==> inputs of wip/willow <==
==> flow/design.v <==
module multiplier  #(parameter width = 16)
   ( input    signed  [width-1 : 0] multiplicand,
     input    signed  [width-1 : 0] multiplier,   
     output   signed  [2 * width - 1 : 0] product
   ) ;
   assign  product = multiplicand * multiplier ;
endmodule
module  adder  #(parameter width = 32)  
		( input   signed [width-1 : 0] a ,
		  input   signed [width-1 : 0] b , 
		  output  signed [width-1 : 0] sum
		) ;
    assign   sum = a + b ;
endmodule
module accumulator #(parameter width = 32) 
	(input    clk,
     	 input    ena,
         input    reset,
         input	  signed [width - 1 : 0] acc_in,
   	 output   reg signed [width - 1 : 0] acc_out
	) ;
   always @(posedge clk) begin
      if (reset)  acc_out <= 0 ;
      else if (ena) acc_out <= acc_in ;
   end
endmodule
module mac_demo(input    clk, 
           input    reset, 
           input    ena,
   	   input    signed [16-1 : 0] k,
           input    signed [16-1 : 0] x,   
           output   signed [2 * 16 - 1 : 0] acc_out
          ) ;
           wire     signed [2 * 16 - 1 : 0] p ;
           wire     signed [2 * 16 - 1 : 0] acc_in ;
   multiplier  #(.width(16)) mult_0(.multiplicand(k),
                                          .multiplier(x),
                       			  .product(p)
                			  ) ;
   adder     #(.width(2*16)) add_0(.a(p),
                			 .b(acc_out),
                			 .sum(acc_in)
               				) ;
   accumulator  #(.width(2*16))  acc_0(.clk(clk),
                   			     .reset(reset),
                   			     .ena(ena),
                   			     .acc_in(acc_in),
                   			     .acc_out(acc_out)
                   			) ;
endmodule
==> flow/run.sh <==
#!/bin/bash
# the make line also repeats each setting of config.mk as NAME=value (left out here)
make -C /OpenROAD-flow-scripts/flow DESIGN_CONFIG=/design/flow/config.mk WORK_HOME=/design/flow/orfs CLKGATE_MAP_FILE= finish
==> flow/config.mk <==
export PLATFORM = sky130hd
export DESIGN_NAME = mac_demo
export DESIGN_NICKNAME = mac_demo
export VERILOG_FILES = /design/flow/design.v
export SDC_FILE = /design/flow/constraint.sdc
export NUM_CORES = 4
export LEC_CHECK = 0
export ABC_AREA = 1
export CAP_MARGIN = 20
export CORE_ASPECT_RATIO = 0.5
export CORE_MARGIN = 2
export CORE_UTILIZATION = 72
export CTS_CLUSTER_DIAMETER = 359
export CTS_CLUSTER_SIZE = 99
export PLACE_DENSITY = 0.37
export SLEW_MARGIN = 20
export TNS_END_PERCENT = 10
==> flow/constraint.sdc <==
create_clock -name core_clock -period 4.46 [get_ports {clk}]
set_input_delay 0.8920 -clock core_clock [delete_from_list [all_inputs] [get_ports {clk}]]
set_output_delay 0.8920 -clock core_clock [all_outputs]
set_load 0.01 [all_outputs]
==> inputs of wip/violet, as changes to wip/willow <==
Settings changed: CORE_UTILIZATION 72 to 57, CTS_CLUSTER_DIAMETER 359 to 348, CTS_CLUSTER_SIZE 99 to 98, PLACE_DENSITY 0.37 to 0.41, TNS_END_PERCENT 10 to 5.
==> flow/constraint.sdc (replaced) <==
create_clock -name core_clock -period 3.91 [get_ports {clk}]
set_input_delay 0.7820 -clock core_clock [delete_from_list [all_inputs] [get_ports {clk}]]
set_output_delay 0.7820 -clock core_clock [all_outputs]
set_load 0.01 [all_outputs]
==> inputs of wip/xenon, as changes to wip/willow <==
Settings changed: ABC_AREA 1 to unset, CORE_ASPECT_RATIO 0.5 to unset, CTS_CLUSTER_DIAMETER 359 to 36, CTS_CLUSTER_SIZE 99 to 50, PLACE_DENSITY 0.37 to unset, PLACE_DENSITY_LB_ADDON set to 0.04, TNS_END_PERCENT 10 to unset.
==> flow/constraint.sdc (replaced) <==
create_clock -name core_clock -period 6.58 [get_ports {clk}]
set_input_delay 1.3160 -clock core_clock [delete_from_list [all_inputs] [get_ports {clk}]]
set_output_delay 1.3160 -clock core_clock [all_outputs]
set_load 0.01 [all_outputs]
==> inputs of wip/umber, as changes to wip/willow <==
Settings changed: ABC_AREA 1 to unset, CORE_ASPECT_RATIO 0.5 to unset, CORE_UTILIZATION 72 to 40, CTS_CLUSTER_DIAMETER 359 to unset, CTS_CLUSTER_SIZE 99 to unset, PLACE_DENSITY 0.37 to unset, TNS_END_PERCENT 10 to unset.
==> flow/constraint.sdc (replaced) <==
create_clock -name core_clock -period 6.89 [get_ports {clk}]
set_input_delay 1.3780 -clock core_clock [delete_from_list [all_inputs] [get_ports {clk}]]
set_output_delay 1.3780 -clock core_clock [all_outputs]
set_load 0.01 [all_outputs]
==> impl_metrics.env <==
# flow metrics
export IMPL_error="[ERROR GRT-0116] Global routing finished with congestion. Check the congestion regions in the DRC Viewer."
export IMPL_synth_distinct_cells=34
export IMPL_detailed_place_hpwl_um=36600
export IMPL_die_width_um=193
export IMPL_haltStage="global routing (5_1_grt)"
export IMPL_floorplan_initialDensity_pct=73.7
export IMPL_met3_usage_pct=78.7
export IMPL_dpl_instance_area_um2=15300
export IMPL_run_status="did not finish"
export IMPL_post_cts_setup_buffers=66
-- figures above: wip/willow

==> impl_metrics.env <==
# flow metrics
export IMPL_run_status="finished with violations"
export IMPL_violated_checks="setup timing"
export IMPL_floorplan_initialDensity_pct=58.7
export IMPL_die_width_um=216
export IMPL_dpl_instance_area_um2=15500
export IMPL_finalSetupViolCount=28
export IMPL_worst_slack_ps=-1990
-- figures above: wip/violet

==> impl_metrics.env <==
# flow metrics
export IMPL_run_status="finished with violations"
export IMPL_violated_checks="setup timing"
export IMPL_detailed_place_hpwl_um=27000
export IMPL_dpl_instance_area_um2=14100
export IMPL_worst_slack_ps=-543
export IMPL_finalSetupViolCount=19
export IMPL_post_cts_setup_buffers=32
-- figures above: wip/xenon

==> impl_metrics.env <==
# flow metrics
export IMPL_die_width_um=177
export IMPL_met3_usage_pct=1.86
export IMPL_setup_worst_path_end="acc_0.acc_out[31]$_SDFFE_PP0P_"
export IMPL_comb_cells=890
export IMPL_global_route_usage_met2_pct=36.4
export IMPL_synth_distinct_cells=59
export IMPL_timing_critical_path_cells="buf_2 > buf_6 > and2_4 > buf_4 > fa_2 > inv_2 > fa_1 > inv_2 > fa_1 > fa_1 > fa_1 > inv_2 > fa_1 > inv_2 > ha_4 > a21o_1 > a21oi_2 > o21bai_1 > a41o_1 > nand4_1 > a21oi_2 > or3_1 > a311oi_2"
export IMPL_run_status="no timing/DRC/antenna violations"
export IMPL_dpl_instance_area_um2=14200
export IMPL_post_cts_setup_buffers=13
export IMPL_floorplan_initialDensity_pct=40.6
-- figures above: wip/umber


==> run D <==
RTL: the design.v shown in full above, as it stands there.
clock: 5.93 ns
lec_check: 0
cap_margin: 20
core_margin: 2
core_utilization: 68
cts_cluster_size: 95
place_density: 0.36
slew_margin: 20
run.sh (not shown) runs the stock make flow with config.mk's settings and CLKGATE_MAP_FILE=.
==> run Y: changes against run D <==
--- a/flow/config.mk
+++ b/flow/config.mk
@@ -7,7 +7,9 @@
 export LEC_CHECK = 0
+export ABC_AREA = 1
 export CAP_MARGIN = 20
 export CORE_MARGIN = 2
-export CORE_UTILIZATION = 68
-export CTS_CLUSTER_SIZE = 95
-export PLACE_DENSITY = 0.36
+export CORE_UTILIZATION = 67
+export CTS_CLUSTER_DIAMETER = 359
+export CTS_CLUSTER_SIZE = 99
+export PLACE_DENSITY = 0.37
 export SLEW_MARGIN = 20
==> flow/constraint.sdc (replaced) <==
create_clock -name core_clock -period 4.46 [get_ports {clk}]
set_input_delay 0.8920 -clock core_clock [delete_from_list [all_inputs] [get_ports {clk}]]
set_output_delay 0.8920 -clock core_clock [all_outputs]
set_load 0.01 [all_outputs]
==> run C: changes against run D <==
--- a/flow/config.mk
+++ b/flow/config.mk
@@ -9,5 +9,3 @@
 export CORE_MARGIN = 2
-export CORE_UTILIZATION = 68
-export CTS_CLUSTER_SIZE = 95
-export PLACE_DENSITY = 0.36
+export CORE_UTILIZATION = 46
 export SLEW_MARGIN = 20
==> flow/constraint.sdc (replaced) <==
create_clock -name core_clock -period 6.89 [get_ports {clk}]
set_input_delay 1.3780 -clock core_clock [delete_from_list [all_inputs] [get_ports {clk}]]
set_output_delay 1.3780 -clock core_clock [all_outputs]
set_load 0.01 [all_outputs]
==> metrics.cfg <==
[outcome]
status=complete, but fails checks
so_faults=negative setup slack

[sta]
period_minus_slack_ps=6619
worst_slack_ps=-689.0
setup_viol=18

[layout]
flops=32
comb_area_share=0.6897

The numbers above come from run D.

==> metrics.cfg <==
[clock_network]
cts_root_buffer=clkbuf_16
cts_hold_repair.buffers=0

[yosys]
yosysWarnings=1
synthMuxAreaShare=0
top_area_cell=fa_1

[outcome]
tool.error=[ERROR GRT-0232] Routing congestion too high. Check the congestion heatmap in the GUI.
status=stopped before the end
haltStage=global routing

[global_routing]
met3_usage=0.7439
gr-total-overflow=890

[floorplan]
die_area_mm2=0.02032

The numbers above come from run Y.

==> metrics.cfg <==
[sta]
worst_slack_ps=-1.684
setup_viol=1

[worst_hold_path]
hp-start=acc_0.acc_out[15]

[layout]
comb_area_share=0.6913

[outcome]
status=complete, but fails checks
so_faults=negative setup slack

The numbers above come from run C.


==> run a <==
// mac_demo: RTL as listed in full above, without the edits since
Settings: LEC_CHECK=0, CAP_MARGIN=20, CORE_ASPECT_RATIO=0.54, CORE_MARGIN=2, CORE_UTILIZATION=39, CTS_CLUSTER_DIAMETER=257, CTS_CLUSTER_SIZE=87, GPL_ROUTABILITY_DRIVEN=0, GPL_TIMING_DRIVEN=0, MAX_ROUTING_LAYER=met4, PLACE_DENSITY_LB_ADDON=0.22, SETUP_SLACK_MARGIN=-0.19, SLEW_MARGIN=35, TNS_END_PERCENT=40; clock period 6.16 ns.
==> run b (differences from run a) <==
Settings changed: CORE_ASPECT_RATIO 0.54 to unset, CORE_UTILIZATION 39 to 57, CTS_CLUSTER_DIAMETER 257 to 348, CTS_CLUSTER_SIZE 87 to 98, GPL_ROUTABILITY_DRIVEN 0 to unset, GPL_TIMING_DRIVEN 0 to unset, MAX_ROUTING_LAYER met4 to unset, PLACE_DENSITY set to 0.41, PLACE_DENSITY_LB_ADDON 0.22 to unset, SETUP_SLACK_MARGIN -0.19 to unset, SLEW_MARGIN 35 to 20, TNS_END_PERCENT 40 to unset.
==> flow/constraint.sdc (replaced) <==
create_clock -name core_clock -period 3.91 [get_ports {clk}]
set_input_delay 0.7820 -clock core_clock [delete_from_list [all_inputs] [get_ports {clk}]]
set_output_delay 0.7820 -clock core_clock [all_outputs]
set_load 0.01 [all_outputs]
==> comparison <==
- Run a reached the layout checks and failed them: setup timing. Run b reached the layout checks and failed them: setup timing.
- Against run a, the final cell count of run b is higher by about 0.8%.
- Area after synthesis is the same in run b and run a.
- Of run b and run a, run a has the higher register-to-register slack (gap 2.2 ns).
- Between run b and run a, the lower wire length is in run b (gap 13%, measured against run a).
- Global-route usage: run b is higher than run a (5.4 points).
- Between run a and run b, the lower via count is in run a (gap about 7%, measured against run b).
- Count of clock-buffer cells in the layout is the same in run b and run a.
==> figures <==
|  | run b | run a |
|---|---|---|
| Area of placed instances | 14,700 um^2 | 13,400 um^2 |
| Area share of buffers outside the clock network | 17.1% | 11.3% |
| Sequential cell area share | 4.02% | 4.41% |
| Final HPWL from detailed placement | 26,700 um | 31,400 um |
| Number of resized instances in the post-cts repair step | 287 | 306 |
| Max incr delay on CP | 0.59 ns | 0.60 ns |
| Share of the core filled with cells in the final layout | 76.4% | 47.6% |
| Global Route met2 Usage | 53.5% | 29.8% |
| Outcome | complete, but fails checks | complete, but fails checks |
| Violated checks | setup timing | setup timing |
| Share of the final layout cell area in multi-input gates | 67.8% | 70.8% |
| Core area | 20,900 um^2 | 30,500 um^2 |
| # Taps | 275 | 416 |
| Clock skew after layout | 0.00952 ns | 0.00589 ns |
| Number of logic stages on the critical path including buffering | 20 | 21 |
